==> willow <==
==> flow/design.v <==
module fullreg #(  parameter N = 16 )(
    input [N-1:0] d,
    output reg [N-1:0] q,
    input clk,
    input en,
    input clr,  
    input rst   
    );
always @(posedge clk,posedge rst) begin
    if(rst)
        q<=0;
    else    
    if(en==1)begin
        if(clr)
            q<=0;
        else
            q<=d;
    end
end
endmodule
module exp_adder_bias (
    input  wire [7:0] exp1,    
    input  wire [7:0] exp2,    
    output wire [7:0] exp_out  
);
    wire [8:0] sum;            
    wire [8:0] sum_minus_bias;
    assign sum = exp1 + exp2;
    assign sum_minus_bias = sum - 9'd127;
    assign exp_out = sum_minus_bias[7:0];
endmodule
module exp_normalizer (
    input  wire        msb_mult,    
    input  wire [7:0]  exp_in,      
    output wire [7:0]  exp_out      
);
    assign exp_out = msb_mult ? (exp_in + 8'd1) : exp_in;
endmodule
module mantissa_normalizer (
    input  wire [47:0] mult_out,    
    output wire [23:0] mant_out     
);
    assign mant_out = mult_out[47] ? 
                      mult_out[47:24] : 
                      mult_out[46:23];
endmodule
module mult24 (
    input  wire [23:0] a,    
    input  wire [23:0] b,    
    output wire [47:0] p     
);
    assign p = $unsigned(a) * $unsigned(b);
endmodule
module fp32mult (
    input  wire [31:0] x1,
    input  wire [31:0] x2,
    input  wire        en,
    input  wire        rst,
    input  wire        clk,
    output wire [31:0] y,
    output wire        ready
);
    wire [31:0] x1_reg;
    wire [31:0] x2_reg;
    fullreg #(32) reg_x1 (.clk(clk), .rst(rst), .clr(1'b0), .en(en), .d(x1), .q(x1_reg));
    fullreg #(32) reg_x2 (.clk(clk), .rst(rst), .clr(1'b0), .en(en), .d(x2), .q(x2_reg));
    wire sign1 = x1_reg[31];
    wire sign2 = x2_reg[31];
    wire [7:0] exp1 = x1_reg[30:23];
    wire [7:0] exp2 = x2_reg[30:23];
    wire [23:0] mant1 = {1'b1, x1_reg[22:0]};  
    wire [23:0] mant2 = {1'b1, x2_reg[22:0]};
    wire sign_result = sign1 ^ sign2;
    wire [7:0] exp_sum;
      wire en_d1;
    wire en_d2;
    exp_adder_bias exp_add_inst (
        .exp1(exp1),
        .exp2(exp2),
        .exp_out(exp_sum)
    );
    wire [47:0] mant_product;
    mult24 mult_inst (
        .a(mant1),
        .b(mant2),
        .p(mant_product)
    );
    wire [7:0] exp_norm;
    exp_normalizer exp_norm_inst (
        .msb_mult(mant_product[47]),
        .exp_in(exp_sum),
        .exp_out(exp_norm)
    );
    wire [23:0] mant_norm;
    mantissa_normalizer mant_norm_inst (
        .mult_out(mant_product),
        .mant_out(mant_norm)
    );
    wire [31:0] result_comb;
    assign result_comb = {sign_result, exp_norm, mant_norm[22:0]};
    fullreg #(32) reg_out (
        .clk(clk),
        .rst(rst),
        .clr(1'b0),
        .en(en_d1),
        .d(result_comb),
        .q(y)
    );
    fullreg #(1) reg_en_stage1 (
        .clk(clk),
        .rst(rst),
        .clr(1'b0),
        .en(1'b1),
        .d(en),
        .q(en_d1)
    );
    fullreg #(1) reg_en_stage2 (
        .clk(clk),
        .rst(rst),
        .clr(1'b0),
        .en(1'b1),
        .d(en_d1),
        .q(en_d2)
    );
    assign ready = en_d2;
endmodule
==> flow/run.sh <==
#!/bin/bash
# the make line also repeats each setting of config.mk as NAME=value (left out here)
make -C /OpenROAD-flow-scripts/flow DESIGN_CONFIG=/design/flow/config.mk WORK_HOME=/design/flow/orfs CLKGATE_MAP_FILE= finish
==> flow/config.mk <==
export PLATFORM = sky130hd
export DESIGN_NAME = fp32mult
export DESIGN_NICKNAME = fp32mult
export VERILOG_FILES = /design/flow/design.v
export SDC_FILE = /design/flow/constraint.sdc
export NUM_CORES = 4
export LEC_CHECK = 0
export CAP_MARGIN = 20
export CORE_MARGIN = 2
export CORE_UTILIZATION = 72
export CTS_CLUSTER_DIAMETER = 374
export CTS_CLUSTER_SIZE = 99
export PLACE_DENSITY = 0.36
export SLEW_MARGIN = 20
export TNS_END_PERCENT = 5
==> flow/constraint.sdc <==
create_clock -name core_clock -period 5.56 [get_ports {clk}]
set_input_delay 1.1120 -clock core_clock [delete_from_list [all_inputs] [get_ports {clk}]]
set_output_delay 1.1120 -clock core_clock [all_outputs]
set_load 0.01 [all_outputs]
==> indigo: changes against willow <==
- CTS_CLUSTER_DIAMETER: 374 -> not set
- CTS_CLUSTER_SIZE: 99 -> not set
- PLACE_DENSITY: 0.36 -> not set
- PLACE_DENSITY_LB_ADDON: not set -> 0.0
- SETUP_SLACK_MARGIN: not set -> 2.16
- TNS_END_PERCENT: 5 -> not set
==> flow/constraint.sdc (replaced) <==
create_clock -name core_clock -period 7.35 [get_ports {clk}]
set_input_delay 1.4700 -clock core_clock [delete_from_list [all_inputs] [get_ports {clk}]]
set_output_delay 1.4700 -clock core_clock [all_outputs]
set_load 0.01 [all_outputs]
==> run notes <==
The flow run is done. Relative area of clock buffers and inverters in the final design landed at 1.13%. After clock tree synthesis, the repair step resized 105 gates. In the final layout, the fill cell count is 1578. In the routed layout, each cell is associated on average with a via count of 6.03. Area used by sequential logic in the layout landed at 2510 um2.

Global-route track usage on met3 landed at 10.1%. Actual slew at the worst max-slew pin landed at 988 ps. The flow ran to the end and the layout has no timing, DRC or antenna violations. Per the detailed placement report, the placed cell area equals 25100 um2. According to the timing report, the critical path is captured at reg_out.q[15]. The number of antenna violations at the first check in global routing came to 3. The number of placed instances, taps included, is 2956.
Source of the figures above: indigo

==> run notes <==
The flow run is done. Area used by sequential logic in the layout landed at 2480 um2. Relative area of clock buffers and inverters in the final design landed at 1.06%. The placement stage leaves a total instance area of 25900 um2. The report lists the violated layout checks as negative setup slack.

Using the TritonRoute via totals, the vias-per-cell ratio works out to 5.91. The run finished, with violations left. Total of endpoints with negative setup slack in the final report landed at 31.

Least setup slack across all paths after layout landed at -1510 ps. Fill cells in the final layout number 1546. Actual slew at the worst max-slew pin landed at 1030 ps.
Source of the figures above: willow


========
==> inputs of run C <==
RTL: the design.v shown in full above, as it stands there.
Settings: LEC_CHECK=0, CAP_MARGIN=20, CORE_MARGIN=2, CORE_UTILIZATION=72, CTS_CLUSTER_SIZE=10, HOLD_SLACK_MARGIN=0.29, PLACE_DENSITY=0.36, SETUP_SLACK_MARGIN=0.87, SLEW_MARGIN=20, TNS_END_PERCENT=5; clock period 5.56 ns.
run.sh (not shown) runs the stock make flow with config.mk's settings and CLKGATE_MAP_FILE=.
==> inputs of run R, as changes to run C <==
Settings changed: ABC_AREA set to 1, CORE_MARGIN 2 to 10, CORE_UTILIZATION 72 to 48, CTS_CLUSTER_SIZE 10 to unset, HOLD_SLACK_MARGIN 0.29 to unset, PLACE_DENSITY 0.36 to unset, SETUP_SLACK_MARGIN 0.87 to unset, TNS_END_PERCENT 5 to unset.
==> flow/constraint.sdc (replaced) <==
create_clock -name core_clock -period 10.0 [get_ports {clk}]
set_input_delay 2.0000 -clock core_clock [delete_from_list [all_inputs] [get_ports {clk}]]
set_output_delay 2.0000 -clock core_clock [all_outputs]
set_load 0.01 [all_outputs]
==> inputs of run P, as changes to run C <==
Settings changed: ABC_AREA set to 1, CTS_CLUSTER_DIAMETER set to 396, CTS_CLUSTER_SIZE 10 to 100, HOLD_SLACK_MARGIN 0.29 to unset, PLACE_DENSITY 0.36 to unset, SETUP_SLACK_MARGIN 0.87 to -0.4, TNS_END_PERCENT 5 to unset.
==> flow/constraint.sdc (replaced) <==
create_clock -name core_clock -period 4.24 [get_ports {clk}]
set_input_delay 0.8480 -clock core_clock [delete_from_list [all_inputs] [get_ports {clk}]]
set_output_delay 0.8480 -clock core_clock [all_outputs]
set_load 0.01 [all_outputs]
==> inputs of run D, as changes to run C <==
Settings changed: HOLD_SLACK_MARGIN 0.29 to 0.3, PLACE_DENSITY 0.36 to 0.38, SETUP_SLACK_MARGIN 0.87 to 1.28, TNS_END_PERCENT 5 to 10.
==> flow/constraint.sdc (replaced) <==
create_clock -name core_clock -period 5.19 [get_ports {clk}]
set_input_delay 1.0380 -clock core_clock [delete_from_list [all_inputs] [get_ports {clk}]]
set_output_delay 1.0380 -clock core_clock [all_outputs]
set_load 0.01 [all_outputs]
==> summary of the runs <==
Run D finished with negative setup slack left. Run C completed and failed the layout checks on negative setup slack. Run R finished clean. Run P stopped in global routing. Non-clock buffer count, highest first: run D, run C, run R. Sequential share of layout area: run R > run C > run D. In run D the utilization is higher than in run R, by 36 points. Final area: run C is higher than run R (about 2.7%). Count of clock-buffer cells in the layout is the same in run D and run R.

========
==> trial 97 <==
// fp32mult: RTL as listed in full above, without the edits since
==> flow/config.mk <==
export PLATFORM = sky130hd
export DESIGN_NAME = fp32mult
export DESIGN_NICKNAME = fp32mult
export VERILOG_FILES = /design/flow/design.v
export SDC_FILE = /design/flow/constraint.sdc
export NUM_CORES = 4
export LEC_CHECK = 0
export CAP_MARGIN = 35
export CORE_MARGIN = 2
export CORE_UTILIZATION = 37
export CTS_CLUSTER_DIAMETER = 153
export CTS_CLUSTER_SIZE = 100
export GPL_ROUTABILITY_DRIVEN = 1
export HOLD_SLACK_MARGIN = 0.3
export MIN_ROUTING_LAYER = met1
export SLEW_MARGIN = 20
export TNS_END_PERCENT = 10
==> flow/constraint.sdc <==
create_clock -name core_clock -period 12.4 [get_ports {clk}]
set_input_delay 2.4800 -clock core_clock [delete_from_list [all_inputs] [get_ports {clk}]]
set_output_delay 2.4800 -clock core_clock [all_outputs]
set_load 0.01 [all_outputs]
==> trial 27: changes against trial 97 <==
==> flow/config.mk (replaced) <==
export PLATFORM = sky130hd
export DESIGN_NAME = fp32mult
export DESIGN_NICKNAME = fp32mult
export VERILOG_FILES = /design/flow/design.v
export SDC_FILE = /design/flow/constraint.sdc
export NUM_CORES = 4
export LEC_CHECK = 0
export CAP_MARGIN = 20
export CORE_MARGIN = 2
export CORE_UTILIZATION = 65
export PLACE_DENSITY = 0.36
export SETUP_SLACK_MARGIN = 0.87
export SLEW_MARGIN = 20
==> flow/constraint.sdc (replaced) <==
create_clock -name core_clock -period 7.8 [get_ports {clk}]
set_input_delay 1.5600 -clock core_clock [delete_from_list [all_inputs] [get_ports {clk}]]
set_output_delay 1.5600 -clock core_clock [all_outputs]
set_load 0.01 [all_outputs]
==> trial 33: changes against trial 97 <==
==> flow/config.mk (replaced) <==
export PLATFORM = sky130hd
export DESIGN_NAME = fp32mult
export DESIGN_NICKNAME = fp32mult
export VERILOG_FILES = /design/flow/design.v
export SDC_FILE = /design/flow/constraint.sdc
export NUM_CORES = 4
export LEC_CHECK = 0
export CAP_MARGIN = 20
export CORE_MARGIN = 2
export CORE_UTILIZATION = 50
export SLEW_MARGIN = 20
==> flow/constraint.sdc (replaced) <==
create_clock -name core_clock -period 8.69 [get_ports {clk}]
set_input_delay 1.7380 -clock core_clock [delete_from_list [all_inputs] [get_ports {clk}]]
set_output_delay 1.7380 -clock core_clock [all_outputs]
set_load 0.01 [all_outputs]
==> flow_summary.toml <==
# yosys + openroad results
[floorplan]
core-area_sq_um = 34500
die_w_um = 191

[route]
drtIter0Drc = 1102
via_per_inst = 5.71
route.met3.wl_um = 4430

[final_timing]
max_freq_mhz = 142
rsz0062_at_grt = "true"

[outcome]
status = "timing/DRC/antenna clean"
That was trial 27.
==> flow_summary.toml <==
# yosys + openroad results
[outcome]
status = "timing/DRC/antenna clean"

[floorplan]
die_w_um = 251

[route]
drtIter0Drc = 1100

[final_timing]
rsz0062_at_grt = "false"
That was trial 97.
==> flow_summary.toml <==
# yosys + openroad results
[outcome]
status = "timing/DRC/antenna clean"

[floorplan]
die_w_um = 217
core-area_sq_um = 44500

[route]
route.met3.wl_um = 3180
via_per_inst = 5.32
drtIter0Drc = 825

[final_timing]
rsz0062_at_grt = "false"
That was trial 33.
